==> inputs of run a <==
==> flow/design.v <==
module video_sync_generator(reset,
                            vga_clk,
                            blank_n,
                            HS,
                            VS);
input reset;
input vga_clk;
output reg blank_n;
output reg HS;
output reg VS;
parameter hori_line  = 800;                           
parameter hori_back  = 144;
parameter hori_front = 16;
parameter vert_line  = 525;
parameter vert_back  = 34;
parameter vert_front = 11;
parameter H_sync_cycle = 96;
parameter V_sync_cycle = 2;
reg [10:0] h_cnt;
reg [9:0]  v_cnt;
wire cHD,cVD,cDEN,hori_valid,vert_valid;
always@(posedge vga_clk,posedge reset)
begin
  if (reset)
  begin
     h_cnt<=11'd0;
     v_cnt<=10'd0;
  end
    else
    begin
      if (h_cnt==hori_line-1)
      begin 
         h_cnt<=11'd0;
         if (v_cnt==vert_line-1)
            v_cnt<=10'd0;
         else
            v_cnt<=v_cnt+1;
      end
      else
         h_cnt<=h_cnt+1;
    end
end
assign cHD = (h_cnt<H_sync_cycle)?1'b0:1'b1;
assign cVD = (v_cnt<V_sync_cycle)?1'b0:1'b1;
assign hori_valid = (h_cnt<(hori_line-hori_front)&& h_cnt>=hori_back)?1'b1:1'b0;
assign vert_valid = (v_cnt<(vert_line-vert_front)&& v_cnt>=vert_back)?1'b1:1'b0;
assign cDEN = hori_valid && vert_valid;
always@(posedge vga_clk)
begin
  HS<=cHD;
  VS<=cVD;
  blank_n<=cDEN;
end
endmodule
module mem_saida_seq(
    input [18:0] endereco,
    output [23:0] data_out);
wire [9:0] px = endereco % 19'd640;
wire [8:0] py = endereco / 19'd640;
wire faixa = ((py / 9'd10) % 2'd2) == 1'b1;  
reg [2:0] pixel;
always @(*) begin
    if (px < 10'd120 || px >= 10'd520)
        pixel = 3'b011;                        
    else if (px < 10'd128 || px >= 10'd512)
        pixel = faixa ? 3'b100 : 3'b111;       
    else if (px == 10'd223 || px == 10'd319 || px == 10'd414)
        pixel = 3'b111;                        
    else
        pixel = 3'b000;                        
end
assign data_out[23:16] = {8{pixel[2]}};  
assign data_out[15:8]  = {8{pixel[1]}};  
assign data_out[7:0]   = {8{pixel[0]}};  
endmodule
module draw_dynamic_cars(
input clk,
    input [18:0] addr,         
    input [23:0] bgr_data_in,
    input [5:0] CAR_WIDTH,
    input [5:0] CAR_HEIGHT,
    input [10:0] SCREEN_WIDTH,
    input [9:0] SCREEN_HEIGHT,
    input [9:0] car_user_x,
    input [8:0] CAR_USER_Y,            
    input [9:0] car2_x,               
    input [9:0] car2_y,               
    input [9:0] car3_x,               
    input [9:0] car3_y,
    input SHOW_CARS,
    output reg [23:0] bgr_data_out           
);
    wire [9:0] pixel_x = addr % SCREEN_WIDTH;
    wire [8:0] pixel_y = addr / SCREEN_WIDTH;
    always @(posedge clk) begin
		if (SHOW_CARS) begin
        	if (pixel_x >= car_user_x && pixel_x < car_user_x + CAR_WIDTH &&
            	    pixel_y >= CAR_USER_Y && pixel_y < CAR_USER_Y + CAR_HEIGHT) begin
			if (pixel_y <= (CAR_USER_Y + 1) && ((pixel_x <= (car_user_x + 4) &&
			    pixel_x >= (car_user_x + 3)) || (pixel_x <= (car_user_x + 19) && pixel_x >= (car_user_x + 18))))
				bgr_data_out = 24'hFFFFFF;
			else if ((pixel_y <= CAR_USER_Y + 10) && (pixel_y >= CAR_USER_Y + 7) && 
				(pixel_x <= car_user_x + 17) && (pixel_x >= car_user_x + 5))
				bgr_data_out = 24'hFFFFFF;
			else if ((pixel_y <= CAR_USER_Y + 29) && (pixel_y >= CAR_USER_Y + 27) && 
				(pixel_x <= car_user_x + 16) && (pixel_x >= car_user_x + 6))
				bgr_data_out = 24'hFFFFFF;
			else if (pixel_x == car_user_x + 2 || pixel_x == car_user_x + 3 ||
				 pixel_x == car_user_x + 19 || pixel_x == car_user_x + 20) begin
				if ((pixel_x == car_user_x + 2 || pixel_x == car_user_x + 20) && ((pixel_y <= CAR_USER_Y + 23)&&
				(pixel_y >= CAR_USER_Y + 13)))
				bgr_data_out = 24'hFFFFFF;
				else if ((pixel_x == car_user_x + 3 || pixel_x == car_user_x + 19) && ((pixel_y <= CAR_USER_Y + 24)&&
				(pixel_y >= CAR_USER_Y + 12)))
				bgr_data_out = 24'hFFFFFF;
				else bgr_data_out = 24'h007BFF;
			end
			else if (((pixel_y <= CAR_USER_Y + 6) && (pixel_y >= CAR_USER_Y + 3)) || 
				((pixel_y <= CAR_USER_Y + 32) && (pixel_y >= CAR_USER_Y + 29))) begin
				if (pixel_x == car_user_x || pixel_x == (car_user_x + CAR_WIDTH - 1)) 
					bgr_data_out = 24'h555555;
				else bgr_data_out = 24'h007BFF;
			end
			else if (((pixel_y == CAR_USER_Y) || (pixel_y == (CAR_USER_Y + CAR_HEIGHT - 1))) &&
    			   ((pixel_x == car_user_x) || (pixel_x == (car_user_x + CAR_WIDTH - 1)))) begin
    				bgr_data_out = 24'h000000;
			end
			else bgr_data_out = 24'h007BFF;
        	end
		else if ((pixel_y == CAR_USER_Y + 8) && (pixel_x == (car_user_x - 1) || pixel_x == (car_user_x + CAR_WIDTH))) 
			bgr_data_out = 24'h007BFF;
        	else if (pixel_x >= car2_x && pixel_x < car2_x + CAR_WIDTH &&
                	pixel_y >= car2_y && pixel_y < car2_y + CAR_HEIGHT && car2_y > 0) begin
			begin
				if (pixel_y <= (car2_y + 1) && ((pixel_x <= (car2_x + 4) &&
			    	    pixel_x >= (car2_x + 3)) || (pixel_x <= (car2_x + 19) && pixel_x >= (car2_x + 18))))
					bgr_data_out = 24'hFFFFFF;
				else if ((pixel_y <= car2_y + 10) && (pixel_y >= car2_y + 7) && 
				        (pixel_x <= car2_x + 17) && (pixel_x >= car2_x + 5))
					bgr_data_out = 24'hFFFFFF;
				else if ((pixel_y <= car2_y + 29) && (pixel_y >= car2_y + 27) && 
				        (pixel_x <= car2_x + 16) && (pixel_x >= car2_x + 6))
					bgr_data_out = 24'hFFFFFF;
				else if (pixel_x == car2_x + 2 || pixel_x == car2_x + 3 ||
				 	pixel_x == car2_x + 19 || pixel_x == car2_x + 20) begin
					if ((pixel_x == car2_x + 2 || pixel_x == car2_x + 20) && ((pixel_y <= car2_y + 23)&&
				   	   (pixel_y >= car2_y + 13)))
						bgr_data_out = 24'hFFFFFF;
					else if ((pixel_x == car2_x + 3 || pixel_x == car2_x + 19) && ((pixel_y <= car2_y + 24)&&
				        	(pixel_y >= car2_y + 12)))
						bgr_data_out = 24'hFFFFFF;
					else bgr_data_out = 24'hFF4500;
				end
				else if (((pixel_y <= car2_y + 6) && (pixel_y >= car2_y + 3)) || 
					((pixel_y <= car2_y + 32) && (pixel_y >= car2_y + 29))) begin
					if (pixel_x == car2_x || pixel_x == (car2_x + CAR_WIDTH - 1)) 
						bgr_data_out = 24'h555555;
					else bgr_data_out = 24'hFF4500;
				end
				else if (((pixel_y == car2_y) || (pixel_y == (car2_y + CAR_HEIGHT - 1))) &&
    			   		((pixel_x == car2_x) || (pixel_x == (car2_x + CAR_WIDTH - 1)))) begin
    					bgr_data_out = 24'h000000;
				end
				else bgr_data_out = 24'hFF4500;
			end
        	end
		else if ((pixel_y == car2_y + 8) && (pixel_x == (car2_x - 1) || pixel_x == (car2_x + CAR_WIDTH))) 
			bgr_data_out = 24'hFF4500;
        	else if (pixel_x >= car3_x && pixel_x < car3_x + CAR_WIDTH &&
                	pixel_y >= car3_y && pixel_y < car3_y + CAR_HEIGHT) begin
			if (pixel_y <= (car3_y + 1) && ((pixel_x <= (car3_x + 4) &&
			   pixel_x >= (car3_x + 3)) || (pixel_x <= (car3_x + 19) && pixel_x >= (car3_x + 18))))
				bgr_data_out = 24'hFFFFFF;
			else if ((pixel_y <= car3_y + 10) && (pixel_y >= car3_y + 7) && 
				(pixel_x <= car3_x + 17) && (pixel_x >= car3_x + 5))
				bgr_data_out = 24'hFFFFFF;
			else if ((pixel_y <= car3_y + 29) && (pixel_y >= car3_y + 27) && 
				(pixel_x <= car3_x + 16) && (pixel_x >= car3_x + 6))
				bgr_data_out = 24'hFFFFFF;
			else if (pixel_x == car3_x + 2 || pixel_x == car3_x + 3 ||
				 pixel_x == car3_x + 19 || pixel_x == car3_x + 20) begin
				if ((pixel_x == car3_x + 2 || pixel_x == car3_x + 20) && ((pixel_y <= car3_y + 23)&&
				  (pixel_y >= car3_y + 13)))
					bgr_data_out = 24'hFFFFFF;
				else if ((pixel_x == car3_x + 3 || pixel_x == car3_x + 19) && ((pixel_y <= car3_y + 24)&&
				        (pixel_y >= car3_y + 12)))
					bgr_data_out = 24'hFFFFFF;
				else bgr_data_out = 24'hFF4500;
			end
			else if (((pixel_y <= car3_y + 6) && (pixel_y >= car3_y + 3)) || 
				((pixel_y <= car3_y + 32) && (pixel_y >= car3_y + 29))) begin
				if (pixel_x == car3_x || pixel_x == (car3_x + CAR_WIDTH - 1)) 
					bgr_data_out = 24'h555555;
				else bgr_data_out = 24'hFF4500;
			end
			else if (((pixel_y == car3_y) || (pixel_y == (car3_y + CAR_HEIGHT - 1))) &&
    			   	((pixel_x == car3_x) || (pixel_x == (car3_x + CAR_WIDTH - 1)))) begin
    				bgr_data_out = 24'h000000;
			end
			else bgr_data_out = 24'hFF4500;
        	end
		else if ((pixel_y == car3_y + 8) && (pixel_x == (car3_x - 1) || pixel_x == (car3_x + CAR_WIDTH))) 
			bgr_data_out = 24'hFF4500;
		else bgr_data_out = bgr_data_in;
		end
		else bgr_data_out = bgr_data_in;
    end
endmodule
module enduro_video(iRST_n,
                    iVGA_CLK,
                    show_cars,
                    car_user_x,
                    car2_x,
                    car2_y,
                    car3_x,
                    car3_y,
                    oBLANK_n,
                    oHS,
                    oVS,
                    b_data,
                    g_data,
                    r_data);
input iRST_n;
input iVGA_CLK;
input show_cars;
input [9:0] car_user_x;
input [9:0] car2_x;
input [9:0] car2_y;
input [9:0] car3_x;
input [9:0] car3_y;
output reg oBLANK_n;
output reg oHS;
output reg oVS;
output [7:0] b_data;
output [7:0] g_data;
output [7:0] r_data;
wire rst;
reg [18:0] ADDR;
wire [9:0] SCREEN_HEIGHT;
wire [10:0] SCREEN_WIDTH;
wire [5:0] CAR_WIDTH, CAR_HEIGHT;
wire [8:0] CAR_USER_Y;
wire [23:0] BGR_data_out;
assign SCREEN_HEIGHT = 10'd480;
assign SCREEN_WIDTH = 11'd640;
assign CAR_WIDTH = 6'd23;
assign CAR_HEIGHT = 6'd36;
assign CAR_USER_Y = SCREEN_HEIGHT - CAR_HEIGHT;
wire [23:0] bgr_data_raw;
wire cBLANK_n,cHS,cVS;
assign rst = ~iRST_n;
video_sync_generator LTM_ins (.vga_clk(iVGA_CLK),
                              .reset(rst),
                              .blank_n(cBLANK_n),
                              .HS(cHS),
                              .VS(cVS));
always@(posedge iVGA_CLK, negedge iRST_n)
begin
  if (!iRST_n)
     ADDR<=19'd0;
  else if (cHS==1'b0 && cVS==1'b0)
     ADDR<=19'd0;
  else if (cBLANK_n==1'b1)
     ADDR<=ADDR+1;
end
    draw_dynamic_cars draw_cars(
			.clk(iVGA_CLK),
        .addr(ADDR),
        .bgr_data_in(bgr_data_raw),
        .bgr_data_out(BGR_data_out),
			.SHOW_CARS(show_cars),
        .CAR_WIDTH(CAR_WIDTH),
        .CAR_HEIGHT(CAR_HEIGHT),
        .SCREEN_WIDTH(SCREEN_WIDTH),
        .SCREEN_HEIGHT(SCREEN_HEIGHT),
			.CAR_USER_Y(CAR_USER_Y),
        .car_user_x(car_user_x),
        .car2_x(car2_x),
        .car2_y(car2_y),
        .car3_x(car3_x),
        .car3_y(car3_y)
    );
mem_saida_seq memu0 (
    .endereco(ADDR),
	.data_out(bgr_data_raw)
);
assign b_data = BGR_data_out[7:0];
assign g_data = BGR_data_out[15:8];
assign r_data = BGR_data_out[23:16];
always@(posedge iVGA_CLK)
begin
  oHS<=cHS;
  oVS<=cVS;
  oBLANK_n<=cBLANK_n;
end
endmodule
==> flow/run.sh <==
#!/bin/bash
# the make line also repeats each setting of config.mk as NAME=value (left out here)
make -C /OpenROAD-flow-scripts/flow DESIGN_CONFIG=/design/flow/config.mk WORK_HOME=/design/flow/orfs CLKGATE_MAP_FILE= finish
==> flow/config.mk <==
export PLATFORM = sky130hd
export DESIGN_NAME = enduro_video
export DESIGN_NICKNAME = enduro_video
export VERILOG_FILES = /design/flow/design.v
export SDC_FILE = /design/flow/constraint.sdc
export NUM_CORES = 4
export LEC_CHECK = 0
export CAP_MARGIN = 20
export CORE_MARGIN = 2
export CORE_UTILIZATION = 72
export CTS_CLUSTER_DIAMETER = 28
export CTS_CLUSTER_SIZE = 23
export HOLD_SLACK_MARGIN = -0.08
export PLACE_DENSITY_LB_ADDON = 0.24
export SETUP_SLACK_MARGIN = 1.75
export SLEW_MARGIN = 0
==> flow/constraint.sdc <==
create_clock -name core_clock -period 7.27 [get_ports {iVGA_CLK}]
set_input_delay 1.4540 -clock core_clock [delete_from_list [all_inputs] [get_ports {iVGA_CLK}]]
set_output_delay 1.4540 -clock core_clock [all_outputs]
set_load 0.01 [all_outputs]
==> run b (differences from run a) <==
ABC_AREA = 1   (was default)
CORE_ASPECT_RATIO = 0.5   (was default)
CTS_CLUSTER_DIAMETER = 400   (was 28)
CTS_CLUSTER_SIZE = 99   (was 23)
HOLD_SLACK_MARGIN = default   (was -0.08)
PLACE_DENSITY_LB_ADDON = default   (was 0.24)
SETUP_SLACK_MARGIN = default   (was 1.75)
SLEW_MARGIN = 20   (was 0)
TNS_END_PERCENT = 5   (was default)
==> flow/constraint.sdc (replaced) <==
create_clock -name core_clock -period 9.83 [get_ports {iVGA_CLK}]
set_input_delay 1.9660 -clock core_clock [delete_from_list [all_inputs] [get_ports {iVGA_CLK}]]
set_output_delay 1.9660 -clock core_clock [all_outputs]
set_load 0.01 [all_outputs]
==> run c (differences from run a) <==
CORE_UTILIZATION = 40   (was 72)
CTS_CLUSTER_DIAMETER = default   (was 28)
CTS_CLUSTER_SIZE = default   (was 23)
HOLD_SLACK_MARGIN = default   (was -0.08)
PLACE_DENSITY_LB_ADDON = default   (was 0.24)
SETUP_SLACK_MARGIN = default   (was 1.75)
SLEW_MARGIN = 20   (was 0)
==> flow/constraint.sdc (replaced) <==
create_clock -name core_clock -period 15.0 [get_ports {iVGA_CLK}]
set_input_delay 3.0000 -clock core_clock [delete_from_list [all_inputs] [get_ports {iVGA_CLK}]]
set_output_delay 3.0000 -clock core_clock [all_outputs]
set_load 0.01 [all_outputs]
==> comparison <==
The lowest non-clock buffer count belongs to run b, the highest to run a. First-iteration DRC count: run a is higher than run c (about 100%). Critical path depth: run a is lower than run b (20). Of run b and run a, run a has the higher power (gap 31%, measured against run a). Clock skew: run a > run c > run b. Clock power: run a is larger than run b (45%).
Power is estimated from default activity; no workload was simulated.
